==> design.v <==
module apb_master #(
    parameter DATA_WD = 8,
    parameter ADDR_WD = 8
) (
    input                         clk,
    input                         rst_n,
    input [DATA_WD + ADDR_WD : 0] cmd_in,
    input                         cmd_vld,
    input [DATA_WD - 1 : 0]       prdata,
    input                         pready,
    output                        cmd_rdy,
    output                        psel,
    output                        penable,
    output                        pwrite,
    output [ADDR_WD - 1 : 0]      paddr,
    output [DATA_WD - 1 : 0]      pwdata,
    output                        read_vld,
    output [DATA_WD - 1 : 0]      read_data
);
localparam [1:0] IDLE = 2'b00;
localparam [1:0] SETUP = 2'b01;
localparam [1:0] ACCESS = 2'b11;
reg [1:0] state,next_state;
reg r_psel,r_penable;
assign psel = r_psel;
assign penable = r_penable;
reg [DATA_WD + ADDR_WD : 0] r_cmd_in;
wire cmd_fire;
assign cmd_fire = cmd_vld && cmd_rdy;
assign cmd_rdy = state == IDLE;
always @(posedge clk or negedge rst_n) begin
    if(!rst_n) begin
        state <= IDLE;
    end
    else begin
        state <= next_state;
    end
end
always @(*) begin
    case(state)
        IDLE: begin
            if(cmd_fire) begin
                next_state = SETUP;
            end
            else begin
                next_state = IDLE;
            end
        end
        SETUP: begin
            next_state = ACCESS;
        end
        ACCESS: begin
            if(pready) begin
                next_state = IDLE;
            end
            else begin
                next_state = ACCESS;
            end
        end
        default: begin
            next_state = IDLE;
        end
    endcase
end
always @(*) begin
    r_psel = 'b0;
    r_penable = 'b0;
    case(state)
        IDLE: begin
        end
        SETUP: begin
            r_psel = 1'b1;
        end
        ACCESS: begin
            r_psel = 1'b1;
            r_penable = 1'b1;
        end
        default: begin
        end
    endcase
end
always @(posedge clk or negedge rst_n) begin
    if(!rst_n) begin
        r_cmd_in <= 'b0;
    end
    else if(cmd_fire) begin
        r_cmd_in <= cmd_in;
    end
end
assign paddr  = r_cmd_in[DATA_WD + ADDR_WD - 1 : DATA_WD];
assign pwdata = r_cmd_in[DATA_WD - 1 : 0];
assign pwrite = r_cmd_in[DATA_WD + ADDR_WD];
assign read_data = prdata;
assign read_vld = ~pwrite && pready;
endmodule
module apb_slave #(
    parameter DATA_WD = 8,
    parameter ADDR_WD = 8 
) (
    input                    clk,
    input                    rst_n,
    input                    psel,
    input                    penable,
    input                    pwrite,
    input  [ADDR_WD - 1 : 0] paddr,
    input  [DATA_WD - 1 : 0] pwdata,
    output [DATA_WD - 1 : 0] prdata,
    output                   pready
);
localparam ADDR_MAX = (1 << ADDR_WD);
reg [DATA_WD - 1 : 0] mem [ADDR_MAX - 1 : 0];
localparam [1:0] IDLE = 2'b00;
localparam [1:0] SETUP = 2'b01;
localparam [1:0] ACCESS = 2'b11; 
reg [1:0] state,next_state;
wire apb_fire;
assign apb_fire = psel && penable && pready;
always @(posedge clk or negedge rst_n) begin
    if(!rst_n) begin
        state <= IDLE;
    end
    else begin
        state <= next_state;
    end
end
always @(*) begin
    case(state) 
        IDLE: begin
            if(psel) begin
                next_state = SETUP;
            end
            else begin
                next_state = IDLE;
            end
        end
        SETUP: begin
            next_state = ACCESS;
        end
        ACCESS: begin
            if(!pready) begin
                next_state = ACCESS;
            end
            else if(psel) begin
                next_state = SETUP;
            end
            else begin
                next_state = IDLE;
            end
        end
        default: begin
            next_state = IDLE;
        end
    endcase
end
reg r_pready;
assign pready = r_pready;
always @(*) begin
    case(state)
        IDLE: begin
            r_pready = 1'b0;            
        end 
        SETUP: begin
            r_pready = 1'b0;            
        end
        ACCESS: begin
            if(psel && penable) begin
                r_pready = 1'b1;
            end
            else begin
                r_pready = 1'b0;
            end
        end
        default: begin
            r_pready = 1'b0;
        end
    endcase
end
always @(posedge clk) begin
    if(apb_fire && pwrite) begin
        mem[paddr] <= pwdata;
    end
end
assign prdata = mem[paddr];
endmodule
module apb_top #(
    parameter DATA_WD = 8,
    parameter ADDR_WD = 8 
) (
    input                         clk,
    input                         rst_n,
    input [DATA_WD + ADDR_WD : 0] cmd_in,
    input                         cmd_vld,
    output                        cmd_rdy,
    output                        read_vld,
    output [DATA_WD - 1 : 0]      read_data
);
    wire psel,penable,pwrite,pready;
    wire [DATA_WD - 1 : 0] pwdata;
    wire [ADDR_WD - 1 : 0] paddr;
    wire [DATA_WD - 1 : 0] prdata;
   apb_master  #(
              .DATA_WD(DATA_WD),
              .ADDR_WD(ADDR_WD)
            )u_apb_master(
              .clk(clk),
              .rst_n(rst_n),
              .cmd_in(cmd_in),
              .cmd_vld(cmd_vld),
              .prdata(prdata),
              .pready(pready),
              .cmd_rdy(cmd_rdy),
              .psel(psel),
              .penable(penable),
              .pwrite(pwrite),
              .paddr(paddr),
              .pwdata(pwdata),
              .read_vld(read_vld),
              .read_data(read_data)
            );
   apb_slave  #(
             .DATA_WD(DATA_WD),
             .ADDR_WD(ADDR_WD)
           )u_apb_slave(
             .clk(clk),
             .rst_n(rst_n),
             .psel(psel),
             .penable(penable),
             .pwrite(pwrite),
             .paddr(paddr),
             .pwdata(pwdata),
             .prdata(prdata),
             .pready(pready)
           );
endmodule
==> constraint.sdc <==
create_clock -name core_clock -period 3.59 [get_ports {clk}]
set_input_delay 0.7180 -clock core_clock [delete_from_list [all_inputs] [get_ports {clk}]]
set_output_delay 0.7180 -clock core_clock [all_outputs]
set_load 0.01 [all_outputs]
==> run.sh <==
#!/bin/bash
# the make line also repeats each setting of config.mk as NAME=value (left out here)
make -C /OpenROAD-flow-scripts/flow DESIGN_CONFIG=/design/flow/config.mk WORK_HOME=/design/flow/orfs CLKGATE_MAP_FILE= finish
==> config.mk <==
export PLATFORM = sky130hd
export DESIGN_NAME = apb_top
export DESIGN_NICKNAME = apb_top
export VERILOG_FILES = /design/flow/design.v
export SDC_FILE = /design/flow/constraint.sdc
export NUM_CORES = 4
export LEC_CHECK = 0
export ABC_AREA = 0
export CAP_MARGIN = 15
export CELL_PAD_IN_SITES_DETAIL_PLACEMENT = 0
export CORE_ASPECT_RATIO = 1.51
export CORE_MARGIN = 3
export CORE_UTILIZATION = 40
export CTS_CLUSTER_SIZE = 13
export GPL_ROUTABILITY_DRIVEN = 1
export GPL_TIMING_DRIVEN = 1
export HOLD_SLACK_MARGIN = 0.1
export MAX_ROUTING_LAYER = met4
export MIN_ROUTING_LAYER = met2
export SLEW_MARGIN = 20
==> CHANGELOG.md, run 1 <==
### Physical design

* Worst Tran Pin Value at 1.17 ns
* Static leakage at 29.7 nW
* Yosys cell count at 3,574
* Worst hold slack at 0.423 ns
* Nets at 4,269
* Startpoint type of the worst setup path: flip-flop
* Pin count of the biggest net entering global routing at 93
* Hold Violations, Final at 0
* Initial core utilization at 0.404
* Hold_buf cts at 0
* Comb pwr share at 0.122
* Clock skew at 0.0501 ns
* Core area at 195,000 sq um
* Pint at 0.0398 W
* Vias per cell at 7.23
* Leading power group: registers
* R2R cell count at 9
* Slew Limit Fails at 0
* Io pins at 30
* Total CTS buffers at 194
* DR WL/cell at 30.3 um
* Critical Path Max Stage Delay at 0.54 ns
* Most Used Layer, Global Route: met2
* Synthesized registers at 2,071
* Total number of yosys warnings at 2
* Worst R2R Start: u_apb_master.r_cmd_in[9]
* Dominant cell area share at 0.779
* Gate Area at 16,700 sq um
* GPL Wtd Cong at 1.11
* Post-synth seq share at 0.786
* Row count at 199
* Clk slew on worst S/H paths at 0.07 ns
* Failed Checks: negative setup slack
* Top non-seq family: multiplexers
* CP Capture Type: output pin
* Switching share of total power at 0.243
* Hold Crit Depth at 1
* Run status: failed layout checks
* CTS sink cnt at 2,071
* Register area at 62,100 sq um
* RSZ-0062 raised after global routing: yes
* DRC Markers at 0
* Detailed Route WL at 211,000 um
* First-pass GRT wire length at 303,000 um
* Net Sw Power at 0.0127 W
* Chip Area at 203,000 sq um
* Levels on crit path at 13
* Crit path buffers/inverters at 8
* Post-Synthesis Cells at 3,574
* Yosys adder share at 0
* Final period util at 1.37
* Final WS setup at -1.32 ns
* Cell type with the largest total area: edfxtp_1
* Peak VDD IR at 0.448 mV
* Syn_area_per_cell at 22.1 sq um
* Vias in the first global route at 59,100
* Fin util at 0.482
* Total power at 0.0525 W
* Met3 Use GR at 0.369
* Chip width at 368 um
* Via count at 50,400
* HPWL after DPL at 131,000 um
* Post-synth top flop: edfxtp_1
* Worst EP required at 2.87 ns
* Reg2reg end: u_apb_slave.mem[2][2]
* DRT Pass-1 Iters at 6
* # fillers at 15,700
* Seq pwr share at 0.522
* Yosys simple share at 0.0162
* # port buffers at 29
* Mux share at 0.148
* Synth top cell by count: edfxtp_1
* Max Fanout on Critical Path at 6
* Tool warnings at 29
* CTS root buffer: clkbuf_16
* CTS max path bufs at 4
* CP cell instances: buf_12, buf_8, buf_12, buf_16, buf_4, buf_6, mux4_2, a22oi_2, a21oi_2, o41ai_4, buf_4, nand4_1, buf_2
* CTS H-tree lvls at 4
* Top post-synthesis cells by count: 2,048 x edfxtp_1, 512 x mux4_2, 264 x nor2_1, 256 x a22oi_1, 151 x clkbuf_1
* Tot GR Track Use at 0.319
* P&R area growth vs syn at 19.3%
* Number of max-cap violations at 0
* EDFF count, synth at 2,048
* Worst hold path endpoint: u_apb_slave.state[0]
* Max Fclk at 204 MHz
* Clk pwr at 0.0187 W
* Largest delay share family, worst path: buffers and inverters
* DIE HEIGHT at 552 um
* Setup CP Type: reg -> out
* Hold_sp: u_apb_master.state[1]
* # setup viols final at 8
* Crit. Startpoint: u_apb_master.r_cmd_in[8]
* Hold WC Path Type: reg -> reg
* Max stage delay cell, worst path: dfrtp_4
* Xor/xnor share at 0
* YS chip area at 79,000 sq um
* ANT nets after route at 0
* FF-to-FF setup slack at 0.19 ns
* Synthesized area at 79,000 sq um
* Initial antenna violation count at 1
* Syn_nets at 3,594
* Arrival time at the worst endpoint at 4.19 ns
* Clk network pwr share at 0.356
* P_comb at 0.00642 W
* Flop+latch power at 0.0274 W
* CTS tree: yes
* Fin crit period at 4.91 ns
* GRT Residual Overflow at 0
* Power per Cell Area at 557 nW/um^2
* Top cells by area, synth: edfxtp_1 78%, mux4_2 15%, a22oi_1 2.4%
* Initial DRC count at 10,300
* Unique cell types at 27
* Fraction of registers with async set/reset at 0.0111
* CP Capture Point: read_data[1]
* Compound Share, Synth at 0.0364
* Slew margin rel. at 0.223
* Grt met1 use at 0
* Latency at later pin at 0.84 ns
* Met2 Usage GRT at 0.398
repair_timing:
item / in CTS / in global routing
cloned: 4 / 2
gates resized: 147 / 73
endpoints found under the setup margin: 8 / 40
setup buffers: 34 / 27
pin swaps: 29 / 32
layer usage:
layer  vias up  wire length, um
li1      16400                -
met5         -                0
met2     15500           113000
met3      1503            80000
met1     17100                0
met4         0            18900
final cells by class:
class                   instances  share of cell area
flip-flops and latches       2071               0.659
multi-input cells            1273               0.178
repair buffers                705              0.0710
clock buffers                 240              0.0536
well taps                    2613              0.0347
clock inverters                40             0.00282
diodes                         26            0.000691
inverters                       4            0.000159
stage by stage:
step / cells / instance area [sq um] / setup TNS [ns] / setup WS [ns]
floorplan: 3574 / 79000 / 0 / 0.624
CTS: 6917 / 93500 / -8.89 / -1.18
detailed placement: 6600 / 87100 / -6.61 / -1.22
global route: 6951 / 94200 / -10.54 / -1.40
finish: 6972 / 94200 / -10.03 / -1.32
global placement: 6600 / 87100 / -6.73 / -1.22
==> run 2, diff against run 1 <==
Settings changed: ABC_AREA 0 to default, CELL_PAD_IN_SITES_DETAIL_PLACEMENT 0 to default, CORE_ASPECT_RATIO 1.51 to 1.53, CORE_MARGIN 3 to 2, CORE_UTILIZATION 40 to 71, CTS_CLUSTER_DIAMETER from default to 205, GPL_ROUTABILITY_DRIVEN 1 to 0, HOLD_SLACK_MARGIN 0.1 to default, MAX_ROUTING_LAYER met4 to met5, MIN_ROUTING_LAYER met2 to default, PLACE_DENSITY from default to 0.78, SETUP_SLACK_MARGIN from default to 0.05, TNS_END_PERCENT from default to 70.
==> run 2 against run 1 <==
Net effect: still fails the layout checks on negative setup slack; register-to-register slack improved by 0.03 ns; hold slack better by 0.024 ns; via count down 14%; setup slack improved by 0.087 ns; global-route usage is 8.2 points higher; combinational power shrank 4.5%; sequential share of layout area rose by 2.1 points; die size fell by 44%; critical path type unchanged; critical endpoint is now read_data[3]; largest power group unchanged.
==> CHANGELOG.md, run 2 <==
### Physical design

* Final TNS setup at -9.25 ns (+0.785 ns)
* Syn_area_per_cell at 22.1 sq um (unchanged)
* Tot GR Track Use at 0.402 (+0.0824)
* Total number of yosys warnings at 2 (unchanged)
* P_comb at 0.00613 W (-4.5%)
* Failed Checks: negative setup slack
* Switching share of total power at 0.236 (-0.00634)
* Yosys adder share at 0 (unchanged)
* Clk pwr at 0.0176 W (-6%)
* Yosys simple share at 0.0162 (unchanged)
* Post-Synthesis Cells at 3,574 (unchanged)
* Top post-synthesis cells by count: 2,048 x edfxtp_1, 512 x mux4_2, 264 x nor2_1, 256 x a22oi_1, 151 x clkbuf_1
* Seq pwr share at 0.536 (+0.014)
* Slew Limit Fails at 0 (unchanged)
* Yosys cell count at 3,574 (unchanged)
* Nets at 4,109 (-3.7%)
* Worst EP required at 2.87 ns (about the same)
* Dominant cell area share at 0.779 (unchanged)
* # port buffers at 29 (unchanged)
* Hold Violations, Final at 0 (unchanged)
* Compound Share, Synth at 0.0364 (unchanged)
* Detailed Route WL at 224,000 um (+6.1%)
* Tool warnings at 32 (+10%)
* Net Sw Power at 0.0121 W (-5.2%)
* Levels on crit path at 12 (-1)
* Post-route cell area at 91,300 sq um (-3.1%)
* Crit. Startpoint: u_apb_master.r_cmd_in[8]
* Run status: failed layout checks
* Static leakage at 28.8 nW (-3.0%)
* Vias per cell at 7.71 (+6.6%)
* Mux share at 0.148 (unchanged)
* Crit path buffers/inverters at 7 (-1)
* Clk network pwr share at 0.344 (-0.012)
* Synthesized registers at 2,071 (unchanged)
* Slew margin rel. at 0.202 (-0.0211)
* Comb pwr share at 0.120 (-0.002)
* Cell type with the largest total area: edfxtp_1
* Clk slew on worst S/H paths at 0.07 ns (about the same)
* Worst Tran Pin Value at 1.20 ns (+0.0317 ns)
* Hold WC Path Type: in -> async
* DIE HEIGHT at 416 um (-25%)
* Total CTS buffers at 177 (-8.8%)
* Final period util at 1.34 (-0.0244)
* Flop+latch power at 0.0274 W (about the same)
* P&R area growth vs syn at 15.7%
* Setup CP Type: reg -> out
* Fin crit period at 4.82 ns (-0.0874 ns)
* # setup viols final at 8 (unchanged)
* EDFF count, synth at 2,048 (unchanged)
* Top non-seq family: multiplexers
* GRT Residual Overflow at 0 (unchanged)
* Chip width at 274 um (-26%)
* HPWL after DPL at 122,000 um (-7.0%)
* CP Capture Type: output pin
* # fillers at 4,395 (-72%)
* CP Capture Point: read_data[3]
* Synth top cell by count: edfxtp_1
* Post-synth top flop: edfxtp_1
* YS chip area at 79,000 sq um (unchanged)
* Initial DRC count at 6,864 (-33%)
* Initial antenna violation count at 5 (+4)
* Pin count of the biggest net entering global routing at 113 (+22%)
* Top cells by area, synth: edfxtp_1 78%, mux4_2 15%, a22oi_1 2.4%
* Clock skew at 0.0308 ns (-0.0194 ns)
* Max Fanout on Critical Path at 7 (+1)
* Xor/xnor share at 0 (unchanged)
* Max Fclk at 208 MHz (+1.8%)
* ANT nets after route at 0 (unchanged)
* First-pass GRT wire length at 316,000 um (+4.3%)
* Reg2reg end: u_apb_slave.mem[118][1]
* Post-synth seq share at 0.786 (unchanged)
* Latency at later pin at 0.81 ns (-0.03 ns)
* Leading power group: registers
* DRC Markers at 0 (unchanged)
* Critical Path Max Stage Delay at 0.55 ns (about the same)
* CTS sink cnt at 2,071 (unchanged)
* Vias in the first global route at 44,100 (-25%)
* Pint at 0.0390 W (-1.8%)
* Initial core utilization at 0.714 (+0.310)
* Row count at 151 (-24%)
* Worst R2R Start: u_apb_master.r_cmd_in[9]
* DR WL/cell at 40.0 um (+32%)
* Number of max-cap violations at 0 (unchanged)
* Startpoint type of the worst setup path: flip-flop
* Total power at 0.0511 W (-2.6%)
* R2R cell count at 8 (-1)
* Fraction of registers with async set/reset at 0.0111 (unchanged)
* Core area at 111,000 sq um (-43%)
* Max stage delay cell, worst path: mux4_2
* Via count at 43,200 (-14%)
* Final WS setup at -1.23 ns (+0.0874 ns)
* Syn_nets at 3,594 (unchanged)
* CTS max path bufs at 3 (-1)
* Peak VDD IR at 0.559 mV (+25%)
* Placement Cell Area at 84,400 sq um (-3.1%)
* Unique cell types at 27 (unchanged)
* FF-to-FF setup slack at 0.22 ns (+0.03 ns)
* CTS root buffer: clkbuf_16
* Power per Cell Area at 560 nW/um^2 (+0.44%)
* CTS tree: yes
* Arrival time at the worst endpoint at 4.10 ns (-0.09 ns)
* Largest delay share family, worst path: buffers and inverters
* DRT Pass-1 Iters at 6 (unchanged)
* RSZ-0062 raised after global routing: yes
* Synthesized area at 79,000 sq um (unchanged)
* CP cell instances: buf_6, buf_12, buf_16, buf_12, buf_6, mux4_2, a22oi_2, a21oi_4, o41ai_4, buf_4, nand4_1, buf_2
* Io pins at 30 (unchanged)
* CTS H-tree lvls at 4 (unchanged)
* Chip Area at 114,000 sq um (-44%)
* Fin util at 0.826 (+0.344)
## run 2: cell type report
class | instances | area [sq um] | share of cell area
multi-input cells | 1273 | 16800 | 0.184
flip-flops and latches | 2071 | 62100 | 0.680
clock inverters | 3 | 36.3 | 0.000397
inverters | 4 | 15.0 | 0.000164
diodes | 2 | 5.00 | 0.0000548
clock buffers | 233 | 4870 | 0.0534
repair buffers | 562 | 5660 | 0.0620
well taps | 1453 | 1820 | 0.0199
## run 2: stage by stage
| step | instances | setup slack (ns) | hold slack (ns) |
|---|---|---|---|
| finish | 5601 | -1.23 | 0.447 |
| global route | 5599 | -1.23 | 0.471 |
| CTS | 5558 | -1.13 | 0.452 |
| detailed placement | 5293 | -1.07 | 0.430 |
| global placement | 5293 | -1.01 | 0.410 |
| floorplan | 3574 | 0.624 | 0.397 |
## run 2: timing repair
item / CTS / global route
cloned: 11 / 1
hold endpoints to repair: 0 / 15
setup endpoints to repair: 8 / 8
gates resized: 197 / 73
hold buffers: 0 / 1
pin swaps: 31 / 40
setup buffers: 18 / 44
## run 2: metal layers
layer,part of all wire,up-vias,routed length [um],GRT usage
met3,0.12,1093,26000,0.0931
met4,0.091,8,20300,0.280
met2,0.50,4220,112000,0.654
li1,-,16100,-,-
met5,0.00025,-,56,0
met1,0.29,21800,65500,0.478
==> run 3, diff against run 2 <==
Settings changed: ABC_AREA from default to 0, CAP_MARGIN 15 to 10, CELL_PAD_IN_SITES_DETAIL_PLACEMENT from default to 0, CORE_ASPECT_RATIO 1.53 to 1.51, CORE_MARGIN 2 to 3, CORE_UTILIZATION 71 to 50, CTS_CLUSTER_DIAMETER 205 to default, GPL_ROUTABILITY_DRIVEN 0 to 1, HOLD_SLACK_MARGIN from default to 0.1, MIN_ROUTING_LAYER from default to met2, PLACE_DENSITY 0.78 to default, SETUP_SLACK_MARGIN 0.05 to default, TNS_END_PERCENT 70 to default.
==> run 3 against run 2 <==
Net effect: still fails the layout checks on negative setup slack; count of clock-buffer cells in the layout increased by 19; flip-flop count unchanged; setup slack got worse by 0.25 ns; clock power increased by 5%; final cell count increased by 15%; sequential power about the same; register-to-register slack got worse by 0.03 ns; synthesized cell count unchanged; critical path depth increased by 1; critical path type unchanged; largest cell class unchanged; largest power group unchanged.
==> CHANGELOG.md, run 3 <==
### Physical design

* Top non-seq family: multiplexers
* Levels on crit path at 13 (+1)
* Hold_sp: u_apb_master.state[1]
* FF-to-FF setup slack at 0.19 ns (-0.03 ns)
* Synthesized registers at 2,071 (unchanged)
* Final TNS setup at -10.67 ns (-1.43 ns)
* Run status: failed layout checks
* Chip Area at 163,000 sq um (+43%)
* Pin count of the biggest net entering global routing at 134 (+19%)
* Via count at 51,600 (+19%)
* CTS max path bufs at 3 (unchanged)
* Clk network pwr share at 0.354 (+0.010)
* DRC Markers at 0 (unchanged)
* Total power at 0.0524 W (+2.6%)
* Post-synth seq share at 0.786 (unchanged)
* Pint at 0.0398 W (+1.9%)
* Initial antenna violation count at 0 (-5)
* Post-synth top flop: edfxtp_1
* GPL Wtd Cong at 0.900
* Vias in the first global route at 60,000 (+36%)
* RSZ-0062 raised after global routing: yes
* Post-route cell area at 93,700 sq um (+2.6%)
* Unique cell types at 27 (unchanged)
* EDFF count, synth at 2,048 (unchanged)
* DR WL/cell at 33.1 um (-17%)
* Leading power group: registers
* Max Fanout on Critical Path at 7 (unchanged)
* Hold Crit Depth at 1
* Startpoint type of the worst setup path: flip-flop
* CTS sink cnt at 2,071 (unchanged)
* # setup viols final at 8 (unchanged)
* Detailed Route WL at 213,000 um (-4.8%)
* Worst hold path endpoint: u_apb_slave.state[0]
* CP Capture Point: read_data[5]
* Register area at 62,100 sq um (unchanged)
* Slew Limit Fails at 0 (unchanged)
* Crit. Startpoint: u_apb_master.r_cmd_in[8]
* CTS tree: yes
* Io pins at 30 (unchanged)
* # port buffers at 29 (unchanged)
* Placement Cell Area at 86,500 sq um (+2.5%)
* Power per Cell Area at 559 nW/um^2 (about the same)
* Nets at 4,282 (+4.2%)
* ANT nets after route at 0 (unchanged)
* First-pass GRT wire length at 307,000 um (-3.0%)
* CTS root buffer: clkbuf_16
* DRT Pass-1 Iters at 22 (+16)
* Initial core utilization at 0.505 (-0.209)
* Top cells by area, synth: edfxtp_1 78%, mux4_2 15%, a22oi_1 2.4%
* Compound Share, Synth at 0.0364 (unchanged)
* Seq pwr share at 0.522 (-0.014)
* Crit-path most repeated cell: buf_12
* Post-Synthesis Cells at 3,574 (unchanged)
* Total CTS buffers at 188 (+6.2%)
* R2R cell count at 9 (+1)
* Initial DRC count at 12,000 (+75%)
* Hold Violations, Final at 0 (unchanged)
* Final period util at 1.41 (+0.0696)
* Top post-synthesis cells by count: 2,048 x edfxtp_1, 512 x mux4_2, 264 x nor2_1, 256 x a22oi_1, 151 x clkbuf_1
* Synth top cell by count: edfxtp_1
* Syn_nets at 3,594 (unchanged)
* Switching share of total power at 0.242 (+0.00522)
* Vias per cell at 8.00 (+3.6%)
* Syn_area_per_cell at 22.1 sq um (unchanged)
* Clk pwr at 0.0185 W (+5%)
* Final WS setup at -1.48 ns (-0.250 ns)
* Largest delay share family, worst path: buffers and inverters
* Reg2reg end: u_apb_slave.mem[176][3]
* CTS H-tree lvls at 4 (unchanged)
* Core area at 156,000 sq um (+41%)
* HPWL after DPL at 129,000 um (+5.5%)
* P_comb at 0.00652 W (+6.4%)
* Xor/xnor share at 0 (unchanged)
* Flop+latch power at 0.0273 W (about the same)
* CP cell instances: buf_12, buf_12, buf_12, buf_4, buf_12, mux4_2, a22oi_1, buf_4, a21oi_1, o41ai_2, buf_4, nand4_1, buf_2
* Failed Checks: negative setup slack
* Total number of yosys warnings at 2 (unchanged)
* Net Sw Power at 0.0127 W (+4.8%)
* Yosys simple share at 0.0162 (unchanged)
* Gate Area at 16,700 sq um (-0.34%)
* Worst Tran Pin Value at 1.20 ns (+0.00555 ns)
* Arrival time at the worst endpoint at 4.35 ns (+0.25 ns)
* Slew margin rel. at 0.198 (-0.00370)
* Fin crit period at 5.07 ns (+0.250 ns)
* Fraction of registers with async set/reset at 0.0111 (unchanged)
* Setup CP Type: reg -> out
* GRT Residual Overflow at 0 (unchanged)
* Max Fclk at 197 MHz (-4.9%)
* Static leakage at 29.9 nW (+3.6%)
* Peak VDD IR at 0.445 mV (-20%)
* Comb pwr share at 0.124 (+0.004)
* Max stage delay cell, worst path: mux4_2
* Synthesized area at 79,000 sq um (unchanged)
* Pre-CTS setup slack at -1.26 ns (-0.188 ns)
* Crit path buffers/inverters at 8 (+1)
* YS chip area at 79,000 sq um (unchanged)
* P&R area growth vs syn at 18.7%
* Worst R2R Start: u_apb_master.r_cmd_in[8]
* Tool warnings at 41 (+28%)
* Worst EP required at 2.87 ns (about the same)
* Clk slew on worst S/H paths at 0.06 ns (about the same)
* Number of max-cap violations at 0 (unchanged)
* Row count at 178 (+18%)
* Tot GR Track Use at 0.386 (-0.0158)
* Dominant cell area share at 0.779 (unchanged)
* # fillers at 11,100 (+150%)
* CP Capture Type: output pin
* Mux share at 0.148 (unchanged)
* Critical Path Max Stage Delay at 0.55 ns (about the same)
* Dpl cells at 6,078 (+15%)
* Clock skew at 0.0282 ns (-0.00259 ns)
* Yosys adder share at 0 (unchanged)
* Cell type with the largest total area: edfxtp_1
* Non-Filler Instances at 6,454 (+15%)
* Chip width at 329 um (+20%)
* Hold WC Path Type: reg -> reg
* Latency at later pin at 0.83 ns (+0.02 ns)
* DIE HEIGHT at 494 um (+19%)
* Yosys cell count at 3,574 (unchanged)
run 3: final cells by class:
| class | instances | share of cell area |
|---|---|---|
| clock inverters | 45 | 0.00314 |
| inverters | 4 | 0.000160 |
| well taps | 2070 | 0.0276 |
| flip-flops and latches | 2071 | 0.663 |
| repair buffers | 724 | 0.0731 |
| clock buffers | 252 | 0.0542 |
| multi-input cells | 1273 | 0.179 |
| diodes | 15 | 0.000401 |
run 3: repair_timing:
action                                 4_1_cts  5_1_grt
cloned                                       6        1
setup buffers                               52       12
gates resized                              170       55
hold buffers                                 1        0
endpoints found under the hold margin       21        0
setup endpoints to repair                    8        8
pin swaps                                   39       27
run 3: metrics by stage:
stage / util / hold WS (ns)
floorplan: - / 0.397
finish: 0.599 / 0.439
CTS: 0.597 / 0.436
global placement: 0.553 / 0.412
detailed placement: 0.554 / 0.426
global route: 0.599 / 0.460
run 3: per-layer routing:
metal	vias to the layer above	GRT usage	wire, um
met5	-	0.108	1830
met4	52	0.0864	20200
met3	1763	0.466	80600
met2	16200	0.495	111000
met1	17100	-	0
li1	16400	-	-
==> run 4, diff against run 3 <==
Settings changed: CELL_PAD_IN_SITES_DETAIL_PLACEMENT 0 to default, CORE_ASPECT_RATIO 1.51 to default, CORE_MARGIN 3 to 2, CORE_UTILIZATION 50 to 72, CTS_CLUSTER_DIAMETER from default to 352, CTS_CLUSTER_SIZE 13 to default, GPL_ROUTABILITY_DRIVEN 1 to default, GPL_TIMING_DRIVEN 1 to default, HOLD_SLACK_MARGIN 0.1 to default, MAX_ROUTING_LAYER met5 to default, MIN_ROUTING_LAYER met2 to default, SETUP_SLACK_MARGIN from default to -0.23, TNS_END_PERCENT from default to 5.
Clock period 3.59 ns to 3.36 ns, I/O delays scaled along.
==> run 4 against run 3 <==
Net effect: synthesized area did not move; synthesized cell count did not move; the flow now stops in clock tree synthesis (4_1_cts); die size fell by 31%.
==> CHANGELOG.md, run 4 <==
## Implementation

* Initial core utilization at 0.725 (+0.220)
* Run status: aborted with a tool error
* Top non-seq family: multiplexers
* Yosys simple share at 0.0162 (unchanged)
* Synthesized registers at 2,071 (unchanged)
* Top cells by area, synth: edfxtp_1 78%, mux4_2 15%, a22oi_1 2.4%
* Synth top cell by count: edfxtp_1
* Row count at 121 (-32%)
* Err: [ERROR DPL-0033] detailed placement checks failed during check placement.
* Top post-synthesis cells by count: 2,048 x edfxtp_1, 512 x mux4_2, 264 x nor2_1, 256 x a22oi_1, 151 x clkbuf_1
* Syn_area_per_cell at 22.1 sq um (unchanged)
* # port buffers at 29 (unchanged)
* Stopped at: clock tree synthesis (4_1_cts)
* Xor/xnor share at 0 (unchanged)
* Post-synth top flop: edfxtp_1
* Compound Share, Synth at 0.0364 (unchanged)
* Chip width at 335 um (+1.8%)
* Cell type with the largest total area: edfxtp_1
* Dominant cell area share at 0.779 (unchanged)
* Post-synth seq share at 0.786 (unchanged)
* GPL Wtd Cong at 0.874 (-2.9%)
* Syn_nets at 3,594 (unchanged)
* Mux share at 0.148 (unchanged)
* Synthesized area at 79,000 sq um (unchanged)
* DIE HEIGHT at 335 um (-32%)
* YS chip area at 79,000 sq um (unchanged)
* Yosys cell count at 3,574 (unchanged)
* Total number of yosys warnings at 2 (unchanged)
* Yosys adder share at 0 (unchanged)
* HPWL after DPL at 118,000 um (-8.8%)
* Io pins at 30 (unchanged)
* EDFF count, synth at 2,048 (unchanged)
* Post-Synthesis Cells at 3,574 (unchanged)
* Core area at 109,000 sq um (-30%)
* Fraction of registers with async set/reset at 0.0111 (unchanged)
* Chip Area at 112,000 sq um (-31%)
* Unique cell types at 27 (unchanged)
[run 4: per-stage QoR]
| stage | worst slack (ns) | area, sq um | std cells | TNS, ns |
|---|---|---|---|---|
| 3_5_place_dp | -1.37 | 84800 | 5316 | -9.36 |
| 3_3_place_gp | -1.31 | 84800 | 5316 | -9.02 |
| 2_1_floorplan | 0.440 | 79000 | 3574 | 0 |
==> run 5, diff against run 4 <==
Settings changed: ABC_AREA 0 to default, CAP_MARGIN 10 to 20, CORE_UTILIZATION 72 to 70, CTS_CLUSTER_DIAMETER 352 to default, SETUP_SLACK_MARGIN -0.23 to 1.38, TNS_END_PERCENT 5 to default.
Clock period 3.36 ns to 4.91 ns, I/O delays scaled along.
==> run 5 against run 4 <==
Net effect: now fails the layout checks on negative setup slack; synthesized area did not move; synthesized cell count did not move; die size rose by 2.8%.
==> CHANGELOG.md, run 5 <==
### Physical design

* Arrival time at the worst endpoint at 4.02 ns
* Pint at 0.0300 W
* CP Capture Type: output pin
* Initial antenna violation count at 7
* Clk pwr at 0.0148 W
* Max stage delay cell, worst path: mux4_2
* RSZ-0062 raised after global routing: yes
* YS chip area at 79,000 sq um (unchanged)
* Pin count of the biggest net entering global routing at 172
* Fin crit period at 5.01 ns
* GRT Residual Overflow at 0
* Net Sw Power at 0.00896 W
* Io pins at 30 (unchanged)
* Yosys adder share at 0 (unchanged)
* Synthesized area at 79,000 sq um (unchanged)
* Max Fanout on Critical Path at 15
* CP Capture Point: read_data[4]
* HPWL after DPL at 112,000 um (-4.5%)
* EDFF count, synth at 2,048 (unchanged)
* Slew Limit Fails at 0
* Initial DRC count at 6,092
* Flop+latch power at 0.0200 W
* Post-route cell area at 90,500 sq um
* Dominant cell area share at 0.779 (unchanged)
* Power per Cell Area at 430 nW/um^2
* # setup viols final at 4
* Static leakage at 27.9 nW
* First-pass GRT wire length at 289,000 um
* CTS tree: yes
* R2R cell count at 7
* Yosys simple share at 0.0162 (unchanged)
* CP cell instances: buf_12, buf_12, buf_16, buf_16, mux4_2, a22oi_1, a21oi_1, o41ai_4, buf_4, nand4_1, buf_2
* Hold_sp: u_apb_master.state[1]
* Mux share at 0.148 (unchanged)
* CTS max path bufs at 3
* Worst hold path endpoint: u_apb_slave.state[0]
* Row count at 123 (+1.7%)
* Crit. Startpoint: u_apb_master.r_cmd_in[8]
* DRC Markers at 0
* Comb pwr share at 0.105
* Total CTS buffers at 193
* GPL Wtd Cong at 0.843 (-3.6%)
* Nets at 3,844
* Total number of yosys warnings at 2 (unchanged)
* Post-Synthesis Cells at 3,574 (unchanged)
* Synthesized registers at 2,071 (unchanged)
* Top non-seq family: multiplexers
* # port buffers at 29 (unchanged)
* Peak VDD IR at 0.436 mV
* Synth top cell by count: edfxtp_1
* Leading power group: registers
* DR WL/cell at 36.4 um
* Worst R2R Start: u_apb_master.r_cmd_in[8]
* Worst hold slack at 0.434 ns
* Levels on crit path at 11
* Post-synth seq share at 0.786 (unchanged)
* Final TNS setup at -0.153 ns
* Worst EP required at 3.93 ns
* Tool warnings at 55
* Clk slew on worst S/H paths at 0.06 ns
* Crit path buffers/inverters at 6
* ANT nets after route at 0
* Clk network pwr share at 0.380
* Final period util at 1.02
* Slew margin rel. at 0.239
* Critical Path Max Stage Delay at 0.53 ns
* Setup CP Type: reg -> out
* Compound Share, Synth at 0.0364 (unchanged)
* Clock skew at 0.0324 ns
* Tot GR Track Use at 0.354
* Reg2reg end: u_apb_slave.mem[73][7]
* P_comb at 0.00410 W
* DRT Pass-1 Iters at 6
* CTS H-tree lvls at 4
* Worst Tran Pin Value at 1.14 ns
* Pre-CTS setup slack at -0.276 ns (+1.09 ns)
* P&R area growth vs syn at 14.6%
* DIE HEIGHT at 340 um (+1.4%)
* Unique cell types at 27 (unchanged)
* Core area at 112,000 sq um (+3.1%)
* Startpoint type of the worst setup path: flip-flop
* Vias in the first global route at 40,500
* Run status: failed layout checks
* FF-to-FF setup slack at 1.38 ns
* CTS root buffer: clkbuf_16
* Yosys cell count at 3,574 (unchanged)
* Via count at 40,200
* Failed Checks: negative setup slack
* Syn_area_per_cell at 22.1 sq um (unchanged)
* Cell type with the largest total area: edfxtp_1
* Max Fclk at 200 MHz
* Top post-synthesis cells by count: 2,048 x edfxtp_1, 512 x mux4_2, 264 x nor2_1, 256 x a22oi_1, 151 x clkbuf_1
* Hold Crit Depth at 1
* Xor/xnor share at 0 (unchanged)
* Detailed Route WL at 200,000 um
* Syn_nets at 3,594 (unchanged)
* Hold WC Path Type: reg -> reg
* Switching share of total power at 0.230
* Final WS setup at -0.0967 ns
* CTS sink cnt at 2,071
* Chip width at 340 um (+1.4%)
* Seq pwr share at 0.515
* Latency at later pin at 0.79 ns
* Post-synth top flop: edfxtp_1
* Initial core utilization at 0.704 (-0.0216)
* Fraction of registers with async set/reset at 0.0111 (unchanged)
* Largest delay share family, worst path: buffers and inverters
* Placement Cell Area at 82,100 sq um (-3.3%)
* Hold Violations, Final at 0
* Vias per cell at 7.32
* Top cells by area, synth: edfxtp_1 78%, mux4_2 15%, a22oi_1 2.4%
* Chip Area at 115,000 sq um (+2.8%)
* Number of max-cap violations at 0
[run 5: layout make-up]
cell class              instances  area, sq um
inverters                       4         15.0
clock inverters                99          882
well taps                    1500         1880
repair buffers                281         3280
clock buffers                 255         5340
flip-flops and latches       2071        62100
fillers                      5191        21700
multi-input cells            1273        16900
diodes                          3         7.51
[run 5: repair_timing]
action	CTS	global route
resized	211	114
cloned	11	1
hold buffers	0	0
setup buffers	43	23
endpoints found under the setup margin	674	431
pin swaps	38	23
[run 5: stage by stage]
stage	instances	utilization	power, W
2_1_floorplan	3574	-	0.0225
3_3_place_gp	5051	0.731	0.0239
3_5_place_dp	5051	0.731	0.0240
4_1_cts	5459	0.801	0.0388
5_1_grt	5483	0.806	0.0398
6_report	5486	0.806	0.0389
[run 5: metal layers]
| layer | GRT usage | vias to the layer above | share of wire |
|---|---|---|---|
| li1 | - | 15700 | - |
| met2 | 0.552 | 2911 | 0.49 |
| met1 | 0.515 | 21100 | 0.36 |
| met3 | 0.0747 | 419 | 0.11 |
| met4 | 0.125 | 4 | 0.034 |
| met5 | 0 | - | 0.00015 |
==> run 6, diff against run 5 <==
Settings changed: SETUP_SLACK_MARGIN 1.38 to default.
Clock period 4.91 ns to 4.49 ns, I/O delays scaled along.
==> run 6 against run 5 <==
Net effect: the layout still fails its checks (negative setup slack); final area about the same; utilization about the same; count of clock-buffer cells in the layout up 3; first-iteration DRC count down 5.5%; sequential power up 9%; critical endpoint is now read_data[3]; largest cell class unchanged; highest routed layer unchanged.
==> CHANGELOG.md, run 6 <==
### Physical design

* Run status: failed layout checks
* Failed Checks: negative setup slack
* Synth top cell by count: edfxtp_1
* Mux share at 0.148 (unchanged)
* Fraction of registers with async set/reset at 0.0111 (unchanged)
* CP Capture Type: output pin
* Pin count of the biggest net entering global routing at 129 (-25%)
* Crit-path most repeated cell: buf_4
* Dominant cell area share at 0.779 (unchanged)
* Flop+latch power at 0.0219 W (+9%)
* Hold WC Path Type: in -> async
* Yosys cell count at 3,574 (unchanged)
* Top non-seq family: multiplexers
* Max stage delay cell, worst path: dfrtp_4
* Initial core utilization at 0.704 (unchanged)
* CTS tree: yes
* CTS H-tree lvls at 4 (unchanged)
* Setup CP Type: reg -> out
* Worst R2R Start: u_apb_master.r_cmd_in[8]
* Pre-CTS setup slack at -0.238 ns (+0.0375 ns)
* Fin crit period at 4.83 ns
* Total CTS buffers at 192 (-0.52%)
* Vias per cell at 7.28 (-0.49%)
* Final period util at 1.08 (+0.0560)
* Yosys adder share at 0 (unchanged)
* DRC Markers at 0 (unchanged)
* Slew margin rel. at 0.234 (-0.00452)
* Synthesized area at 79,000 sq um (unchanged)
* Clock skew at 0.0234 ns (-0.00901 ns)
* Final TNS setup at -2.33 ns (-2.18 ns)
* CTS max path bufs at 3 (unchanged)
* Initial DRC count at 5,756 (-5.5%)
* Clk slew on worst S/H paths at 0.06 ns (about the same)
* Crit. Startpoint: u_apb_master.r_cmd_in[8]
* Core area at 112,000 sq um (unchanged)
* Chip width at 340 um (unchanged)
* Post-Synthesis Cells at 3,574 (unchanged)
* Largest delay share family, worst path: buffers and inverters
* Vias in the first global route at 40,300 (-0.36%)
* Power per Cell Area at 464 nW/um^2 (+7.8%)
* Startpoint type of the worst setup path: flip-flop
* Final WS setup at -0.340 ns (-0.243 ns)
* Io pins at 30 (unchanged)
* Nets at 3,853 (+0.23%)
* FF-to-FF setup slack at 0.35 ns (-1.03 ns)
* First-pass GRT wire length at 287,000 um (-0.77%)
* Net Sw Power at 0.00966 W (+7.8%)
* R2R cell count at 8 (+1)
* Pint at 0.0323 W (+7.8%)
* Xor/xnor share at 0 (unchanged)
* Tot GR Track Use at 0.352 (-0.00195)
* Dpl cells at 5,052 (+0.020%)
* Row count at 123 (unchanged)
* Comb pwr share at 0.109 (+0.004)
* Tool warnings at 59 (+7.3%)
* Initial antenna violation count at 11 (+4)
* HPWL after DPL at 112,000 um (-0.65%)
* CP cell instances: buf_8, bufbuf_16, buf_12, buf_6, buf_4, mux4_2, a22oi_1, a21oi_1, o41ai_2, buf_4, nand4_1, buf_2
* EDFF count, synth at 2,048 (unchanged)
* Post-synth top flop: edfxtp_1
* Top post-synthesis cells by count: 2,048 x edfxtp_1, 512 x mux4_2, 264 x nor2_1, 256 x a22oi_1, 151 x clkbuf_1
* Fin util at 0.806 (about the same)
* Hold Violations, Final at 0 (unchanged)
* Syn_nets at 3,594 (unchanged)
* Non-Filler Instances at 5,490 (+0.073%)
* # setup viols final at 8 (+4)
* Via count at 40,000 (-0.42%)
* # fillers at 5,151 (-0.77%)
* Crit path buffers/inverters at 7 (+1)
* CTS sink cnt at 2,071 (unchanged)
* DRT Pass-1 Iters at 6 (unchanged)
* Levels on crit path at 12 (+1)
* GPL Wtd Cong at 0.849 (+0.74%)
* Latency at later pin at 0.79 ns (about the same)
* Cell type with the largest total area: edfxtp_1
* CP Capture Point: read_data[3]
* Syn_area_per_cell at 22.1 sq um (unchanged)
* Clk pwr at 0.0155 W (+5%)
* GRT Residual Overflow at 0 (unchanged)
* DIE HEIGHT at 340 um (unchanged)
* Placement Cell Area at 82,100 sq um (+0.10%)
* Leading power group: registers
* Worst EP required at 3.59 ns (-0.34 ns)
* Top cells by area, synth: edfxtp_1 78%, mux4_2 15%, a22oi_1 2.4%
* Compound Share, Synth at 0.0364 (unchanged)
* Critical Path Max Stage Delay at 0.52 ns (about the same)
* Max Fclk at 207 MHz
* Post-route cell area at 90,500 sq um (about the same)
* DR WL/cell at 36.2 um (-0.69%)
* Static leakage at 28.0 nW (+0.33%)
* Seq pwr share at 0.522 (+0.007)
* Switching share of total power at 0.230 (about the same)
* Unique cell types at 27 (unchanged)
* Slew Limit Fails at 0 (unchanged)
* Chip Area at 115,000 sq um (unchanged)
* Peak VDD IR at 0.402 mV (-7.8%)
* YS chip area at 79,000 sq um (unchanged)
* Arrival time at the worst endpoint at 3.93 ns (-0.09 ns)
* Detailed Route WL at 198,000 um (-0.62%)
* Reg2reg end: u_apb_slave.mem[109][0]
* Clk network pwr share at 0.369 (-0.011)
* Yosys simple share at 0.0162 (unchanged)
* # port buffers at 29 (unchanged)
* Max Fanout on Critical Path at 7 (-8)
* ANT nets after route at 0 (unchanged)
* Number of max-cap violations at 0 (unchanged)
* CTS root buffer: clkbuf_16
* Post-synth seq share at 0.786 (unchanged)
* Synthesized registers at 2,071 (unchanged)
* Worst Tran Pin Value at 1.15 ns (+0.00679 ns)
* P_comb at 0.00459 W (+12%)
* RSZ-0062 raised after global routing: yes
* P&R area growth vs syn at 14.6% (about the same)
* Total number of yosys warnings at 2 (unchanged)
==> run 6: layer usage <==
metal / GRT usage / wire length [um] / vias to the layer above
li1: - / - / 15700
met1: 0.504 / 71000 / 21000
met2: 0.549 / 97000 / 2841
met3: 0.0785 / 22400 / 443
met4: 0.134 / 7990 / 10
met5: 0 / 207 / -
==> run 6: cell type report <==
cell class	instances	area, sq um	share of cell area
timing repair buffer	291	3680	0.0407
clock buffer	258	5320	0.0588
clock inverter	89	592	0.00654
antenna	4	10.0	0.000111
inverter	4	15.0	0.000166
sequential	2071	62100	0.687
tap	1500	1880	0.0207
multi-input combinational	1273	16800	0.186
==> run 6: per-stage QoR <==
| stage | hold slack (ns) | total power [W] |
|---|---|---|
| 2_1_floorplan | 0.397 | 0.0247 |
| 3_3_place_gp | 0.411 | 0.0261 |
| 3_5_place_dp | 0.421 | 0.0262 |
| 4_1_cts | 0.368 | 0.0418 |
| 5_1_grt | 0.405 | 0.0429 |
| 6_report | 0.390 | 0.0420 |
==> run 6: repair_timing <==
action,in CTS,in global routing
gates cloned,19,1
hold buffers,0,0
pin swaps,45,32
endpoints found under the setup margin,8,8
gates resized,203,60
setup buffers,44,23
==> run 7, diff against run 6 <==
Settings changed: ABC_AREA from default to 1, CAP_MARGIN 20 to 15, CORE_ASPECT_RATIO from default to 0.98, CORE_MARGIN 2 to 3, CTS_CLUSTER_SIZE from default to 75, GPL_ROUTABILITY_DRIVEN from default to 0, GPL_TIMING_DRIVEN from default to 1, MAX_ROUTING_LAYER from default to met5, SETUP_SLACK_MARGIN from default to 0.81.
Clock period 4.49 ns to 3.59 ns, I/O delays scaled along.
==> run 7 against run 6 <==
Net effect: still fails the layout checks on negative setup slack; combinational power rose by about 90%; first-iteration DRC count rose by 56%; die size rose by 9.2%; count of clock-buffer cells in the layout fell by 26; final cell count rose by 84%; clock power rose by 32%; critical endpoint is now read_data[1]; largest power group unchanged; highest routed layer unchanged.
==> CHANGELOG.md, run 7 <==
### Physical design

* Largest delay share family, worst path: buffers and inverters
* Io pins at 30 (unchanged)
* Worst hold slack at 0.304 ns (-0.0866 ns)
* CTS tree: yes
* Hold WC Path Type: in -> async
* Max Fanout on Critical Path at 7 (unchanged)
* DR WL/cell at 23.3 um (-35%)
* Slew margin rel. at 0.296 (+0.0613)
* Crit path buffers/inverters at 8 (+1)
* Hold Violations, Final at 0 (unchanged)
* Vias per cell at 6.02 (-17%)
* Tot GR Track Use at 0.370 (+0.0183)
* DRT Pass-1 Iters at 9 (+3)
* Number of max-cap violations at 0 (unchanged)
* Switching share of total power at 0.269 (+0.0390)
* Top post-synthesis cells by count: 4,797 x nand2_1, 2,048 x edfxtp_1, 346 x nor2_1, 200 x nand3_1, 195 x clkbuf_1
* Tool warnings at 33 (-44%)
* Flop+latch power at 0.0273 W (+25%)
* Worst Tran Pin Value at 1.05 ns (-0.0946 ns)
* Reg2reg end: u_apb_slave.mem[126][1]
* Crit. Startpoint: u_apb_master.r_cmd_in[8]
* Chip width at 359 um (+5.5%)
* Vias in the first global route at 58,300 (+44%)
* Synth top cell by count: nand2_1
* Compound Share, Synth at 0.0120 (-0.0244)
* Gate Area at 23,400 sq um (+39%)
* # setup viols final at 8 (unchanged)
* Clk slew on worst S/H paths at 0.06 ns (about the same)
* Detailed Route WL at 235,000 um (+19%)
* Post-Synthesis Cells at 8,061 (+130%)
* Syn_nets at 8,081 (+120%)
* Clk network pwr share at 0.363 (-0.006)
* Final WS setup at -0.695 ns (-0.356 ns)
* Yosys adder share at 0 (unchanged)
* Slew Limit Fails at 0 (unchanged)
* Chip Area at 126,000 sq um (+9.2%)
* Xor/xnor share at 0 (unchanged)
* CTS root buffer: clkbuf_16
* Synthesized registers at 2,071 (unchanged)
* Worst R2R Start: u_apb_master.r_cmd_in[15]
* EDFF count, synth at 2,048 (unchanged)
* Worst EP required at 2.87 ns (-0.72 ns)
* Clock skew at 0.0280 ns (+0.00462 ns)
* Dominant cell area share at 0.721 (-0.0582)
* Final period util at 1.19 (+0.118)
* Static leakage at 39.9 nW (+42%)
* Leading power group: registers
* Yosys simple share at 0.238 (+0.222)
* Latency at later pin at 0.83 ns (+0.04 ns)
* Register area at 62,100 sq um (unchanged)
* Fraction of registers with async set/reset at 0.0111 (unchanged)
* Syn_area_per_cell at 10.6 sq um (-52%)
* HPWL after DPL at 135,000 um (+21%)
* P&R area growth vs syn at 17.0%
* GRT Residual Overflow at 0 (unchanged)
* Pint at 0.0414 W (+28%)
* # fillers at 6,543 (+27%)
* Top non-seq family: simple AND/OR/NAND/NOR gates
* Total CTS buffers at 198 (+3.1%)
* CTS H-tree lvls at 4 (unchanged)
* R2R cell count at 4 (-4)
* Critical Path Max Stage Delay at 0.51 ns (about the same)
* Yosys cell count at 8,061 (+130%)
* ANT nets after route at 0 (unchanged)
* CP cell instances: buf_12, buf_6, buf_12, buf_16, buf_8, nand2_1, nand2_1, nand2_1, nand3_1, nand2_1, nand2_1, o21ai_2, nand2_1, nor2_2, buf_4, nor2_1, nor2_1, buf_4, nand2_4, buf_6
* Total power at 0.0566 W (+35%)
* Synthesized area at 85,300 sq um (+8.1%)
* Initial DRC count at 8,966 (+56%)
* CP Capture Point: read_data[1]
* Failed Checks: negative setup slack
* Total number of yosys warnings at 2 (unchanged)
* CP Capture Type: output pin
* Setup CP Type: reg -> out
* Nets at 8,342 (+120%)
* Arrival time at the worst endpoint at 3.57 ns (-0.36 ns)
* Post-synth top flop: edfxtp_1
* RSZ-0062 raised after global routing: yes
* P_comb at 0.00872 W (+90%)
* Core area at 121,000 sq um (+7.6%)
* Cell type with the largest total area: edfxtp_1
* Pin count of the biggest net entering global routing at 113 (-12%)
* FF-to-FF setup slack at 0.48 ns (+0.13 ns)
* Power per Cell Area at 567 nW/um^2 (+22%)
* CTS sink cnt at 2,071 (unchanged)
* Net Sw Power at 0.0152 W (+58%)
* Row count at 126 (+2.4%)
* Clk pwr at 0.0205 W (+32%)
* Post-synth seq share at 0.727 (-0.0587)
* Max Fclk at 233 MHz
* First-pass GRT wire length at 346,000 um (+21%)
* # port buffers at 29 (unchanged)
* YS chip area at 85,300 sq um (+8.1%)
* DRC Markers at 0 (unchanged)
* Initial core utilization at 0.707 (+0.00285)
* Comb pwr share at 0.154 (+0.045)
* Run status: failed layout checks
* Crit-path most repeated cell: nand2_1
* Via count at 60,700 (+52%)
* DIE HEIGHT at 352 um (+3.5%)
* Mux share at 0 (-0.148)
* Top cells by area, synth: edfxtp_1 72%, nand2_1 21%, nor2_1 1.5%
* Max stage delay cell, worst path: dfrtp_4
* Fin crit period at 4.29 ns
* Seq pwr share at 0.483 (-0.039)
* Peak VDD IR at 0.616 mV (+53%)
* Initial antenna violation count at 2 (-9)
* Startpoint type of the worst setup path: flip-flop
* Levels on crit path at 20 (+8)
* CTS max path bufs at 3 (unchanged)
* Unique cell types at 21 (-22%)
* Hold_buf cts at 0 (unchanged)
## run 7: metrics by stage
step | setup TNS (ns) | util | setup slack (ns) | cells | area (sq um)
floorplan | 0 | - | 1.18 | 8061 | 85300
global placement | -3.16 | 0.745 | -0.528 | 9655 | 90000
detailed placement | -3.19 | 0.745 | -0.519 | 9655 | 90000
CTS | -4.97 | 0.813 | -0.651 | 10100 | 98200
global route | -5.76 | 0.827 | -0.742 | 10100 | 99800
finish | -5.22 | 0.827 | -0.695 | 10100 | 99900
## run 7: metal layers
metal / global-route usage / vias to the layer above / wire length, um
met5: 0 / - / 27
met4: 0.149 / 4 / 9220
met3: 0.0839 / 555 / 30800
met2: 0.575 / 4133 / 109000
met1: 0.518 / 28900 / 86000
li1: - / 27100 / -
## run 7: final cells by class
| type | count | share of cell area |
|---|---|---|
| Antenna cell | 1 | 0.0000251 |
| Multi-Input combinational cell | 5549 | 0.234 |
| Timing Repair Buffer | 482 | 0.0591 |
| Tap cell | 1600 | 0.0200 |
| Clock buffer | 232 | 0.0509 |
| Clock inverter | 138 | 0.0127 |
| Inverter | 20 | 0.00119 |
| Sequential cell | 2071 | 0.622 |
## run 7: timing repair
action | 4_1_cts | 5_1_grt
buffers inserted | 33 | 7
setup endpoints to repair | 1621 | 1758
gates cloned | 11 | 16
pin swaps | 74 | 106
resized | 411 | 315
hold endpoints to repair | 0 | 0
==> run 8, diff against run 7 <==
Settings changed: CAP_MARGIN 15 to 20, CORE_ASPECT_RATIO 0.98 to default, CORE_MARGIN 3 to 2, CORE_UTILIZATION 70 to 72, CTS_CLUSTER_DIAMETER from default to 342, CTS_CLUSTER_SIZE 75 to 10, GPL_ROUTABILITY_DRIVEN 0 to default, GPL_TIMING_DRIVEN 1 to default, MAX_ROUTING_LAYER met5 to default, PLACE_DENSITY from default to 0.6, SETUP_SLACK_MARGIN 0.81 to 0.68.
Clock period 3.59 ns to 3.34 ns, I/O delays scaled along.
==> run 8 against run 7 <==
Net effect: still fails the layout checks on negative setup slack; clock skew decreased by 0.0048 ns; critical path depth decreased by 2; combinational power increased by 9.3%; critical endpoint is now read_data[4].
==> CHANGELOG.md, run 8 <==
### Physical design

* Run status: failed layout checks
* Failed Checks: negative setup slack
* Syn_area_per_cell at 10.6 sq um (unchanged)
* Nets at 8,496 (+1.8%)
* Worst hold path endpoint: u_apb_master.r_cmd_in[6]
* Total CTS buffers at 225 (+14%)
* DIE HEIGHT at 348 um (-0.96%)
* HPWL after DPL at 138,000 um (+2.3%)
* Unique cell types at 21 (unchanged)
* FF-to-FF setup slack at 0.19 ns (-0.29 ns)
* Hold_sp: cmd_in[6]
* Core area at 118,000 sq um (-2.5%)
* Max Fclk at 232 MHz
* Startpoint type of the worst setup path: flip-flop
* DRC Markers at 0 (unchanged)
* Pre-CTS setup slack at -1.02 ns (-0.497 ns)
* Tot GR Track Use at 0.397 (+0.0270)
* Chip width at 348 um (-2.9%)
* P&R area growth vs syn at 17.8%
* CTS H-tree lvls at 4 (unchanged)
* Switching share of total power at 0.268 (-0.00118)
* Number of max-cap violations at 0 (unchanged)
* Row count at 126 (unchanged)
* Dpl cells at 9,717 (+0.64%)
* Clk slew on worst S/H paths at 0.05 ns (about the same)
* Total number of yosys warnings at 2 (unchanged)
* DR WL/cell at 23.8 um (+2.1%)
* Cell type with the largest total area: edfxtp_1
* Clk network pwr share at 0.357 (-0.006)
* Yosys cell count at 8,061 (unchanged)
* GRT Residual Overflow at 0 (unchanged)
* Arrival time at the worst endpoint at 3.64 ns (+0.07 ns)
* Yosys simple share at 0.238 (unchanged)
* Final TNS setup at -7.36 ns (-2.15 ns)
* Final period util at 1.29 (+0.0966)
* Initial DRC count at 8,970 (+0.045%)
* Crit-path most repeated cell: nand2_1
* Mux share at 0 (unchanged)
* Comb pwr share at 0.157 (+0.003)
* # port buffers at 29 (unchanged)
* CP Capture Type: output pin
* Vias in the first global route at 59,800 (+2.6%)
* Final WS setup at -0.970 ns (-0.274 ns)
* Clock skew at 0.0232 ns (-0.00479 ns)
* Critical Path Max Stage Delay at 0.48 ns (-0.03 ns)
* # diodes at 0 (-1)
* Seq pwr share at 0.486 (+0.003)
* Max stage delay cell, worst path: dfrtp_4
* Fraction of registers with async set/reset at 0.0111 (unchanged)
* Hold Violations, Final at 0 (unchanged)
* EDFF count, synth at 2,048 (unchanged)
* Pint at 0.0443 W (+7.2%)
* Pin count of the biggest net entering global routing at 95 (-16%)
* R2R cell count at 6 (+2)
* CP Capture Point: read_data[4]
* CP cell instances: buf_12, buf_12, inv_16, buf_16, buf_6, nand2_1, nand2_1, nand2_1, nand2_1, nand2_1, nand2_1, o21ai_2, nand2_2, nor2_4, nor2_1, nor2_2, nand2_2, buf_6
* Initial core utilization at 0.725 (+0.0180)
* Max Fanout on Critical Path at 16 (+9)
* Worst Tran Pin Value at 1.12 ns (+0.0699 ns)
* ANT nets after route at 0 (unchanged)
* Levels on crit path at 18 (-10%)
* DRT Pass-1 Iters at 8 (-1)
* Setup CP Type: reg -> out
* Flop+latch power at 0.0294 W (+7.7%)
* CTS max path bufs at 3 (unchanged)
* Clk pwr at 0.0216 W (+5%)
* Post-Synthesis Cells at 8,061 (unchanged)
* Leading power group: registers
* Worst R2R Start: u_apb_master.r_cmd_in[15]
* Top non-seq family: simple AND/OR/NAND/NOR gates
* Detailed Route WL at 240,000 um (+1.9%)
* CTS sink cnt at 2,071 (unchanged)
* Post-synth seq share at 0.727 (unchanged)
* Latency at later pin at 0.84 ns (about the same)
* Yosys adder share at 0 (unchanged)
* Chip Area at 121,000 sq um (-3.8%)
* CTS root buffer: clkbuf_16
* Post-synth top flop: edfxtp_1
* # fillers at 5,915 (-9.6%)
* Peak VDD IR at 0.669 mV (+8.7%)
* Fin crit period at 4.31 ns
* P_comb at 0.00953 W (+9.3%)
* Gate Area at 23,000 sq um (-1.5%)
* Register area at 62,100 sq um (about the same)
* Non-Filler Instances at 10,100 (-0.13%)
* Synthesized registers at 2,071 (unchanged)
* Reg2reg end: u_apb_slave.mem[86][3]
* Static leakage at 40.6 nW (+1.7%)
* Hold Crit Depth at 3
* CTS tree: yes
* GPL Wtd Cong at 0.933
* Vias per cell at 6.11 (+1.6%)
* Synth top cell by count: nand2_1
* First-pass GRT wire length at 355,000 um (+2.5%)
* Compound Share, Synth at 0.0120 (unchanged)
* Net Sw Power at 0.0162 W (+6.6%)
* Xor/xnor share at 0 (unchanged)
* Synthesized area at 85,300 sq um (unchanged)
* Crit path buffers/inverters at 6 (-2)
* Slew Limit Fails at 0 (unchanged)
* Top cells by area, synth: edfxtp_1 72%, nand2_1 21%, nor2_1 1.5%
* RSZ-0062 raised after global routing: yes
* # setup viols final at 8 (unchanged)
* Dominant cell area share at 0.721 (unchanged)
* Top post-synthesis cells by count: 4,797 x nand2_1, 2,048 x edfxtp_1, 346 x nor2_1, 200 x nand3_1, 195 x clkbuf_1
* Fin util at 0.853 (+0.0265)
* Slew margin rel. at 0.249 (-0.0467)
* Crit. Startpoint: u_apb_master.r_cmd_in[8]
* Tool warnings at 32 (-3.0%)
* Worst EP required at 2.67 ns (-0.20 ns)
* Syn_nets at 8,081 (unchanged)
* Worst hold slack at 0.360 ns (+0.0559 ns)
* Via count at 61,600 (+1.4%)
* YS chip area at 85,300 sq um (unchanged)
* Largest delay share family, worst path: simple AND/OR/NAND/NOR gates
* Hold WC Path Type: in -> reg
* Initial antenna violation count at 6 (+4)
* Io pins at 30 (unchanged)
* Power per Cell Area at 603 nW/um^2 (+6.4%)
==> run 8: through the flow <==
step	area [sq um]	total power [W]
6_report	100000	0.0606
5_1_grt	100000	0.0621
4_1_cts	99800	0.0601
3_5_place_dp	91300	0.0381
3_3_place_gp	91300	0.0380
2_1_floorplan	85300	0.0343
==> run 8: what timing repair did <==
action | CTS | global route
hold buffers | 1 | 0
hold endpoints to repair | 21 | 0
buffers inserted | 27 | 12
cloned | 26 | 2
endpoints found under the setup margin | 1129 | 1504
pin swaps | 115 | 44
resized | 451 | 170
==> run 8: area by class of cell <==
cell class / count / area share
multi-input cells: 5549 / 0.229
flip-flops and latches: 2071 / 0.618
repair buffers: 607 / 0.0717
repair inverters: 2 / 0.000311
well taps: 1536 / 0.0191
clock inverters: 15 / 0.00253
clock buffers: 280 / 0.0581
inverters: 20 / 0.00111
==> run 8: metal layers <==
layer | part of all wire | routed length (um) | vias up | global-route usage
met2 | 0.47 | 112000 | 4372 | 0.619
met3 | 0.13 | 30600 | 736 | 0.0865
met4 | 0.050 | 12000 | 8 | 0.195
met5 | 0.00026 | 62 | - | 0
met1 | 0.35 | 84900 | 29200 | 0.540
li1 | - | - | 27300 | -
==> run 9, diff against run 8 <==
Settings changed: CTS_CLUSTER_DIAMETER 342 to default, CTS_CLUSTER_SIZE 10 to 72, PLACE_DENSITY 0.6 to default, PLACE_DENSITY_LB_ADDON from default to 0.01, SETUP_SLACK_MARGIN 0.68 to 0.98.
Clock period 3.34 ns to 3.48 ns, I/O delays scaled along.
==> run 9 against run 8 <==
Net effect: the layout still fails its checks (negative setup slack); combinational power is 8% higher; first-iteration DRC count rose by 8.9%; clock power decreased by 3%; largest cell class unchanged.
==> CHANGELOG.md, run 9 <==
### Physical design

* Yosys cell count at 8,061 (unchanged)
* # setup viols final at 8 (unchanged)
* P_comb at 0.0103 W (+8%)
* Chip width at 348 um (unchanged)
* Worst R2R Start: u_apb_master.r_cmd_in[15]
* EDFF count, synth at 2,048 (unchanged)
* Nets at 8,436 (-0.71%)
* # port buffers at 29 (unchanged)
* Mux share at 0 (unchanged)
* Final period util at 1.28 (-0.0142)
* Yosys simple share at 0.238 (unchanged)
* Synthesized registers at 2,071 (unchanged)
* GRT Residual Overflow at 0 (unchanged)
* Gate Area at 23,200 sq um (+0.88%)
* Reg2reg end: u_apb_slave.mem[197][1]
* Pint at 0.0433 W (-2.4%)
* Initial DRC count at 9,771 (+8.9%)
* Max Fclk at 225 MHz
* Initial core utilization at 0.725 (unchanged)
* Initial antenna violation count at 7 (+1)
* Worst EP required at 2.78 ns (+0.11 ns)
* Vias per cell at 6.24 (+2.1%)
* FF-to-FF setup slack at 0.35 ns (+0.16 ns)
* DRC Markers at 0 (unchanged)
* Xor/xnor share at 0 (unchanged)
* Synthesized area at 85,300 sq um (unchanged)
* YS chip area at 85,300 sq um (unchanged)
* Setup CP Type: reg -> out
* Via count at 63,100 (+2.4%)
* Largest delay share family, worst path: simple AND/OR/NAND/NOR gates
* Crit-path most repeated cell: nand2_1
* Cell type with the largest total area: edfxtp_1
* Number of max-cap violations at 0 (unchanged)
* Clk network pwr share at 0.352 (-0.005)
* Slew margin rel. at 0.237 (-0.0117)
* Levels on crit path at 19 (+1)
* P&R area growth vs syn at 18.6%
* Syn_nets at 8,081 (unchanged)
* Unique cell types at 21 (unchanged)
* Startpoint type of the worst setup path: flip-flop
* DRT Pass-1 Iters at 7 (-1)
* Run status: failed layout checks
* Power per Cell Area at 586 nW/um^2 (-2.8%)
* CTS tree: yes
* HPWL after DPL at 138,000 um (-0.40%)
* Chip Area at 121,000 sq um (unchanged)
* First-pass GRT wire length at 373,000 um (+5.3%)
* Row count at 126 (unchanged)
* GPL Wtd Cong at 0.923 (-1.1%)
* Crit path buffers/inverters at 7 (+1)
* # fillers at 5,609 (-5.2%)
* Switching share of total power at 0.270 (+0.00236)
* Compound Share, Synth at 0.0120 (unchanged)
* Worst Tran Pin Value at 1.14 ns (+0.0202 ns)
* Critical Path Max Stage Delay at 0.55 ns (+0.07 ns)
* CTS sink cnt at 2,071 (unchanged)
* Fin crit period at 4.44 ns
* Placement Cell Area at 90,400 sq um (-1.0%)
* Synth top cell by count: nand2_1
* Max Fanout on Critical Path at 15 (-1)
* Detailed Route WL at 254,000 um (+5.7%)
* CTS max path bufs at 3 (unchanged)
* Top cells by area, synth: edfxtp_1 72%, nand2_1 21%, nor2_1 1.5%
* Hold Violations, Final at 0 (unchanged)
* Total CTS buffers at 196 (-13%)
* Failed Checks: negative setup slack
* Clk slew on worst S/H paths at 0.06 ns (about the same)
* CTS root buffer: clkbuf_16
* Arrival time at the worst endpoint at 3.75 ns (+0.11 ns)
* CP Capture Type: output pin
* Vias in the first global route at 61,700 (+3.3%)
* Slew Limit Fails at 0 (unchanged)
* R2R cell count at 4 (-2)
* Net Sw Power at 0.0160 W (-1.2%)
* Flop+latch power at 0.0282 W (-4%)
* CP cell instances: buf_4, buf_6, buf_6, buf_12, buf_6, nand2_1, nand2_1, nand2_1, nand2_1, nand2_1, nand2_1, o21ai_2, nand2_1, nor2_4, nor2_2, nor2_4, nand2_2, buf_12, buf_6
* Register area at 62,100 sq um (about the same)
* Core area at 118,000 sq um (unchanged)
* Syn_area_per_cell at 10.6 sq um (unchanged)
* Fin util at 0.860 (+0.00628)
* DIE HEIGHT at 348 um (unchanged)
* Hold WC Path Type: in -> async
* Max stage delay cell, worst path: dfrtp_4
* Post-synth seq share at 0.727 (unchanged)
* Latency at later pin at 0.83 ns (about the same)
* Hold_buf cts at 0 (-1)
* Clk pwr at 0.0209 W (-3%)
* Peak VDD IR at 0.675 mV (+0.82%)
* Seq pwr share at 0.475 (-0.011)
* Post-route cell area at 101,000 sq um (+0.74%)
* Final WS setup at -0.961 ns (+0.00877 ns)
* Io pins at 30 (unchanged)
* Comb pwr share at 0.174 (+0.017)
* CTS H-tree lvls at 4 (unchanged)
* Pin count of the biggest net entering global routing at 177 (+86%)
* Tool warnings at 38 (+19%)
* Clock skew at 0.0252 ns (+0.00205 ns)
* CP Capture Point: read_data[2]
* RSZ-0062 raised after global routing: yes
* ANT nets after route at 0 (unchanged)
* Yosys adder share at 0 (unchanged)
* Top non-seq family: simple AND/OR/NAND/NOR gates
* Tot GR Track Use at 0.419 (+0.0216)
* Post-synth top flop: edfxtp_1
* Post-Synthesis Cells at 8,061 (unchanged)
* Static leakage at 40.8 nW (+0.57%)
* Top post-synthesis cells by count: 4,797 x nand2_1, 2,048 x edfxtp_1, 346 x nor2_1, 200 x nand3_1, 195 x clkbuf_1
* Total number of yosys warnings at 2 (unchanged)
* Dominant cell area share at 0.721 (unchanged)
* Crit. Startpoint: u_apb_master.r_cmd_in[8]
* Fraction of registers with async set/reset at 0.0111 (unchanged)
* Leading power group: registers
* DR WL/cell at 25.1 um (+5.5%)
## run 9: metal layers
layer,share of wire,GRT usage
met5,0.00017,0
met4,0.059,0.230
met2,0.46,0.645
met3,0.14,0.123
met1,0.34,0.543
## run 9: cell type report
| type | count | area share |
|---|---|---|
| clock buffers | 254 | 0.0529 |
| repair buffers | 576 | 0.0759 |
| clock inverters | 94 | 0.00785 |
| repair inverters | 2 | 0.000309 |
| multi-input cells | 5549 | 0.229 |
| inverters | 20 | 0.00110 |
| diodes | 4 | 0.0000989 |
| flip-flops and latches | 2071 | 0.614 |
| well taps | 1536 | 0.0190 |
## run 9: repair_timing
item,in CTS,in global routing
buffers inserted,48,4
gates resized,644,139
pin swaps,184,58
endpoints found under the setup margin,1713,1939
gates cloned,58,3
hold endpoints to repair,0,0
## run 9: stage by stage
step	hold WS, ns	TNS [ns]	std cells	setup WS, ns	power [W]
finish	0.299	-7.16	10100	-0.961	0.0593
CTS	0.264	-6.30	10100	-0.822	0.0586
floorplan	0.372	0	8061	1.07	0.0329
detailed placement	0.405	-5.03	9641	-0.733	0.0365
global placement	0.379	-4.94	9641	-0.748	0.0364
global route	0.310	-7.46	10100	-0.976	0.0606
No activity file was given, so power comes from the tool's default toggle rates.
